==> pepper <==
==> flow/design.v (excerpt) <==
module cache(
    input  wire         clk,
    input  wire         resetn,
    input  wire         valid,
    input  wire         op,
    input  wire [ 2: 0] index,
    input  wire [24: 0] tag,
    input  wire [ 3: 0] offset,
    input  wire [ 3: 0] wstrb,
    input  wire [31: 0] wdata,
    output wire         addr_ok,
    output wire         data_ok,
    output wire [31: 0] rdata,
    output wire         rd_req,
    output wire [ 2: 0] rd_type,
    output wire [31: 0] rd_addr,
    input  wire         rd_rdy,
    input  wire         ret_valid,
    input  wire         ret_last,
    input  wire [31: 0] ret_data,
    output wire         wr_req,
    output wire [ 2: 0] wr_type,
    output wire [31: 0] wr_addr,
    output wire [ 3: 0] wr_wstrb,
    output wire [127:0] wr_data,
    input  wire         wr_rdy
);
parameter idle = 3'b000,lookup = 3'b001,miss = 3'b010,replace = 3'b011,refill = 3'b100;
reg op_reg; 
reg [ 2:0] index_reg;
reg [24:0] tag_reg;
reg [ 3:0] offset_reg;
reg [ 3:0] wstrb_reg;
reg [31:0] wdata_reg;
reg [2:0] state_main;
wire way0_hit;
wire way1_hit;
wire cache_hit;
wire [31:0] way0_load_word;
wire [31:0] way1_load_word;
wire load_res;
wire random; 
wire replace_data;
wire replace_tag;
wire replace_v;
wire replace_d;
reg [1:0] return_num;
reg w_way_reg;
reg [2:0] w_index_reg;
reg [3:0] w_offset_reg;
reg [3:0] w_wstrb_reg;
reg [31:0] w_data_reg;
wire [24:0] way0_tag;
wire way0_v;
wire wea_tagv0;
wire [2:0] addra_tagv0;
wire [25:0] dina_tagv0;
assign wea_tagv0 = ret_valid & ret_last & ~replace_way;
assign addra_tagv0 = ({3{state_main == lookup  || state_main == idle}} & index)
                 | ({3{state_main == miss || state_main == replace || state_main == refill}} & index_reg);
assign dina_tagv0 = {tag_reg,1'b1};                 
tagv_ram tagv_ram_way0 (
  .clka(clk),     
  .resetn(resetn),
  .ena(1'b1),       
  .wea(wea_tagv0),       
  .addra(addra_tagv0),   
  .dina(dina_tagv0),     
  .douta({way0_tag,way0_v})   
);
reg [7:0] way0_d_reg;
wire way0_d;
assign way0_d = way0_d_reg[index_reg];
always@(posedge clk)begin
    if(!resetn)
  ...
clock: 9.13 ns
lec_check: 0
cap_margin: 20
core_margin: 8
core_utilization: 15
gpl_routability_driven: 0
gpl_timing_driven: 0
hold_slack_margin: 0.08
max_routing_layer: met4
place_density_lb_addon: 0.07
setup_slack_margin: 2.34
slew_margin: 20
run.sh (not shown) runs the stock make flow with config.mk's settings and CLKGATE_MAP_FILE=.
==> xenon (differences from pepper) <==
==> flow/config.mk (replaced) <==
export PLATFORM = sky130hd
export DESIGN_NAME = cache
export DESIGN_NICKNAME = cache
export VERILOG_FILES = /design/flow/design.v
export SDC_FILE = /design/flow/constraint.sdc
export NUM_CORES = 4
export LEC_CHECK = 0
export CAP_MARGIN = 5
export CELL_PAD_IN_SITES_DETAIL_PLACEMENT = 1
export CORE_MARGIN = 3
export CORE_UTILIZATION = 41
export CTS_CLUSTER_DIAMETER = 191
export GPL_TIMING_DRIVEN = 1
export MIN_ROUTING_LAYER = met1
export PLACE_DENSITY_LB_ADDON = 0.29
export SLEW_MARGIN = 20
export TNS_END_PERCENT = 55
==> flow/constraint.sdc (replaced) <==
create_clock -name core_clock -period 7.7 [get_ports {clk}]
set_input_delay 1.5400 -clock core_clock [delete_from_list [all_inputs] [get_ports {clk}]]
set_output_delay 1.5400 -clock core_clock [all_outputs]
set_load 0.01 [all_outputs]
==> raven (differences from pepper) <==
==> flow/config.mk (replaced) <==
export PLATFORM = sky130hd
export DESIGN_NAME = cache
export DESIGN_NICKNAME = cache
export VERILOG_FILES = /design/flow/design.v
export SDC_FILE = /design/flow/constraint.sdc
export NUM_CORES = 4
export LEC_CHECK = 0
export ABC_AREA = 1
export CAP_MARGIN = 35
export CELL_PAD_IN_SITES_DETAIL_PLACEMENT = 2
export CORE_MARGIN = 2
export CORE_UTILIZATION = 40
export CTS_CLUSTER_SIZE = 13
export GPL_TIMING_DRIVEN = 1
export HOLD_SLACK_MARGIN = 0.3
export MIN_ROUTING_LAYER = met1
export SETUP_SLACK_MARGIN = 0.76
export SLEW_MARGIN = 20
==> flow/constraint.sdc (replaced) <==
create_clock -name core_clock -period 4.4 [get_ports {clk}]
set_input_delay 0.8800 -clock core_clock [delete_from_list [all_inputs] [get_ports {clk}]]
set_output_delay 0.8800 -clock core_clock [all_outputs]
set_load 0.01 [all_outputs]
==> results <==
Between pepper and raven, the lower area after synthesis is in pepper (gap about 2.3%, measured against raven). In xenon the first-iteration DRC count is higher than in pepper, by 42%. Worst setup slack: xenon is worse than pepper (1.9 ns). Between xenon and pepper, the lower sequential share of layout area is in pepper (gap 7.1 points). xenon completed with no timing, DRC or antenna violations. pepper ran to the end with no violations. raven died in global routing (5_1_grt) (GRT-0232).

---

==> v12: inputs <==
Starting RTL as in the previous note.
export LEC_CHECK = 0
export CAP_MARGIN = 25
export CELL_PAD_IN_SITES_DETAIL_PLACEMENT = 1
export CORE_MARGIN = 3
export CORE_UTILIZATION = 40
export CTS_CLUSTER_DIAMETER = 191
export GPL_TIMING_DRIVEN = 0
export MIN_ROUTING_LAYER = met1
export PLACE_DENSITY_LB_ADDON = 0.29
export SLEW_MARGIN = 20
export TNS_END_PERCENT = 55
create_clock -name core_clock -period 7.7 [get_ports {clk}]
==> inputs of v8, as changes to v12 <==
CAP_MARGIN = 5   (was 25)
CELL_PAD_IN_SITES_DETAIL_PLACEMENT = not set   (was 1)
CORE_MARGIN = 2   (was 3)
CORE_UTILIZATION = 72   (was 40)
CTS_CLUSTER_DIAMETER = not set   (was 191)
GPL_TIMING_DRIVEN = not set   (was 0)
HOLD_SLACK_MARGIN = 0.24   (was not set)
MIN_ROUTING_LAYER = not set   (was met1)
PLACE_DENSITY = 0.65   (was not set)
PLACE_DENSITY_LB_ADDON = not set   (was 0.29)
SETUP_SLACK_MARGIN = -0.55   (was not set)
TNS_END_PERCENT = not set   (was 55)
==> flow/constraint.sdc (replaced) <==
create_clock -name core_clock -period 5.54 [get_ports {clk}]
set_input_delay 1.1080 -clock core_clock [delete_from_list [all_inputs] [get_ports {clk}]]
set_output_delay 1.1080 -clock core_clock [all_outputs]
set_load 0.01 [all_outputs]
==> inputs of v28, as changes to v12 <==
CORE_MARGIN = 2   (was 3)
CTS_CLUSTER_DIAMETER = 107   (was 191)
MIN_ROUTING_LAYER = not set   (was met1)
PLACE_DENSITY_LB_ADDON = 0.03   (was 0.29)
TNS_END_PERCENT = not set   (was 55)
==> flow/constraint.sdc (replaced) <==
create_clock -name core_clock -period 4.44 [get_ports {clk}]
set_input_delay 0.8880 -clock core_clock [delete_from_list [all_inputs] [get_ports {clk}]]
set_output_delay 0.8880 -clock core_clock [all_outputs]
set_load 0.01 [all_outputs]
==> notes <==
In v8 the final cell count is smaller than in v12, by about 16%.
v8 finished with setup timing left. v12 produced a clean layout. v28 finished but failed the layout checks on setup timing.
Of v12 and v8, v8 has the higher first-iteration DRC count (gap 19%, measured against v8).
Between v28 and v8, the lower via count is in v28 (gap about 2%, measured against v8).
Sequential power: v12 < v8 < v28.
In sequential cell count, v12 and v28 do not differ.
No activity file was given, so power comes from the tool's default toggle rates.
